Design float_adder, start of the top module:
module float_adder(
    input   clk,
    input   rst,
    input   [31:0]  x,
    input   [31:0]  y,
    output  reg [31:0]  z,
    output  reg [1:0]   overflow, 
    output  reg done
);
    reg [24:0]  m_x, m_y, m_z;
    reg [7:0]   exp_x, exp_y, exp_z;
    reg [2:0]   state_now;
    reg sign_z;
    reg [31:0]  x_q, y_q;
    reg [24:0] out_x,out_y,mid_y,mid_x;
    reg [7:0] move_tot;
    reg [2:0] bigger;
    parameter start = 3'b000, zerocheck = 3'b001, equalcheck = 3'b010, addm = 3'b011, normal = 3'b100, over = 3'b110;
    always @(posedge clk) begin
        if(!rst)begin
            state_now <= start;
            done <= 1'b0;
        end
        else begin
        done <= 1'b0;
        case(state_now)
            start:
                begin
                    x_q <= x;
                    y_q <= y;
                    bigger <= 2'b00;
                    exp_x <= x[30:23];
                    exp_y <= y[30:23];
                    m_x <= {1'b0, 1'b1, x[22:0]};
                    m_y <= {1'b0, 1'b1, y[22:0]};
                    out_x <= 25'b0;
                    out_y <= 25'b0;
                    move_tot <= 8'b0;
                    mid_y<={24'b0,1'b1};
                    mid_x<={24'b0,1'b1};
                    if((x[30:23] == 8'd255 && x[22:0] != 0) || (y[30:23] == 8'd255 && y[22:0] != 0)) 
                        begin
                            overflow <= 2'b11;
  ...
==> flow/config.mk <==
export PLATFORM = sky130hd
export DESIGN_NAME = float_adder
export DESIGN_NICKNAME = float_adder
export VERILOG_FILES = /design/flow/design.v
export SDC_FILE = /design/flow/constraint.sdc
export NUM_CORES = 4
export LEC_CHECK = 0
export CAP_MARGIN = 20
export CORE_ASPECT_RATIO = 0.91
export CORE_MARGIN = 2
export CORE_UTILIZATION = 72
export CTS_CLUSTER_DIAMETER = 348
export CTS_CLUSTER_SIZE = 21
export PLACE_DENSITY_LB_ADDON = 0.29
export SETUP_SLACK_MARGIN = 0.96
export SLEW_MARGIN = 20
==> flow/constraint.sdc <==
create_clock -name core_clock -period 3.47 [get_ports {clk}]
set_input_delay 0.6940 -clock core_clock [delete_from_list [all_inputs] [get_ports {clk}]]
set_output_delay 0.6940 -clock core_clock [all_outputs]
set_load 0.01 [all_outputs]
run.sh (not shown) runs the stock make flow with config.mk's settings and CLKGATE_MAP_FILE=.
The starting point stopped in 5_1_grt.
Next try:
- CORE_ASPECT_RATIO: 0.91 -> not set
- CORE_UTILIZATION: 72 -> 59
- CTS_CLUSTER_DIAMETER: 348 -> not set
- CTS_CLUSTER_SIZE: 21 -> not set
- PLACE_DENSITY_LB_ADDON: 0.29 -> not set
- SETUP_SLACK_MARGIN: 0.96 -> not set
- clock period: 3.47 -> 4.33 ns (I/O delays scaled with it)
Result:
- This time the run completed with no timing, DRC or antenna violations
- synthesized area stays the same
- die area climbs by about a fifth
- synthesized cell count stays the same
Next try:
- CORE_UTILIZATION: 59 -> 40
What happened:
- The changed run finished with timing, DRC and antenna clean
- utilization shrinks by 22 points
- hold slack improves by 35 ps
- clock power shrinks by about 3%
Next try:
- CTS_CLUSTER_SIZE: not set -> 13
- SETUP_SLACK_MARGIN: not set -> 0.13
- clock period: 4.33 -> 2.49 ns (I/O delays scaled with it)
After rerunning:
- The changed run completed and failed the layout checks on setup timing
- design area climbs by 38%
- sequential share of layout area drops by 9.7 points
- first-iteration DRC count climbs by 8.3%
- worst setup slack got worse by 1300 ps
- utilization climbs by 18 points
- worst hold slack got worse by 15 ps
- cell count climbs by about 24%
- non-clock buffer count climbs by 763
- fmax climbs by 16%
- power climbs by about 100%
- clock power climbs by about 70%

========
try-xenon:
float_adder again, from the RTL that the note above started with.
## float_adder
module float_adder(
    input   clk,
    input   rst,
    input   [31:0]  x,
    input   [31:0]  y,
    output  reg [31:0]  z,
    output  reg [1:0]   overflow, 
    output  reg done
);
Settings: LEC_CHECK=0, CAP_MARGIN=20, CORE_MARGIN=2, CORE_UTILIZATION=64, SETUP_SLACK_MARGIN=0.96, SLEW_MARGIN=20; clock period 3.5 ns.
Status(try-xenon) = ERROR, stage = 5_1_grt
### try-xenon -> try-fjord
- CORE_UTILIZATION changed from 64 to 40
- SETUP_SLACK_MARGIN changed from 0.96 to 1.15
- the clock period (ns, I/O delays scaled along) changed from 3.5 to 4.33
==> comparison <==
- try-fjord: no failed stages, no open violations at the end
- Diff try-fjord..try-xenon | synthesized cell count | unchanged
- Delta (try-fjord minus try-xenon): post-CTS resize count decreased 59%, row count grew by 18.
Here is what was changed in the inputs of try-juniper compared with try-fjord.
- CTS_CLUSTER_DIAMETER newly set to 348
- SETUP_SLACK_MARGIN changed from 1.15 to 0.9
- CTS_CLUSTER_SIZE newly set to 14
- CORE_UTILIZATION changed from 40 to 72
- PLACE_DENSITY_LB_ADDON newly set to 0.29
- the clock period (ns, I/O delays scaled along) changed from 4.33 to 3.47
- Number of setup buffers added after CTS: try-juniper and try-fjord compared, lower one is try-fjord
- Comparing try-juniper against try-fjord, there is no change at all in post-synth design cell area.
- try-juniper did not run to completion, as it errored out during 5_1_grt.
- Going from try-fjord to try-juniper, floorplan die area has decreased; sequential element share of the synthesized area comparable.
--- input diff try-juniper..try-nickel ---
- CTS_CLUSTER_DIAMETER: 348 -> unset
- CTS_CLUSTER_SIZE: 14 -> unset
- PLACE_DENSITY_LB_ADDON: 0.29 -> unset
- CORE_UTILIZATION: 72 -> 57
- SETUP_SLACK_MARGIN: 0.9 -> 0.57
- the clock period (ns, I/O delays scaled along): 3.47 -> 3.45
--- outcome ---
- Final checks on try-nickel, whose flow otherwise completed, came back failing, citing negative setup slack.
- Setup slack at placement delta (try-nickel − try-juniper): favourable
- For the number of cells in the design after placement, try-nickel came in 199 higher than try-juniper did.
- Between try-nickel and try-juniper, the count of cells resized by post-cts repair is lower for try-nickel.
- As of try-nickel, global placement routability congestion had fallen by more than 10% compared to try-juniper.
- Diff try-juniper..try-nickel | gate count after technology mapping | unchanged
- Detailed placer's ending HPWL: try-nickel > try-juniper
- Summary of try-nickel over try-juniper: count of buffers added by post-CTS timing repair for setup lost about 60%; total cell area at the placement stage rose 2.5%.
Power figures rest on the tool's default switching activity, not on a simulated workload.
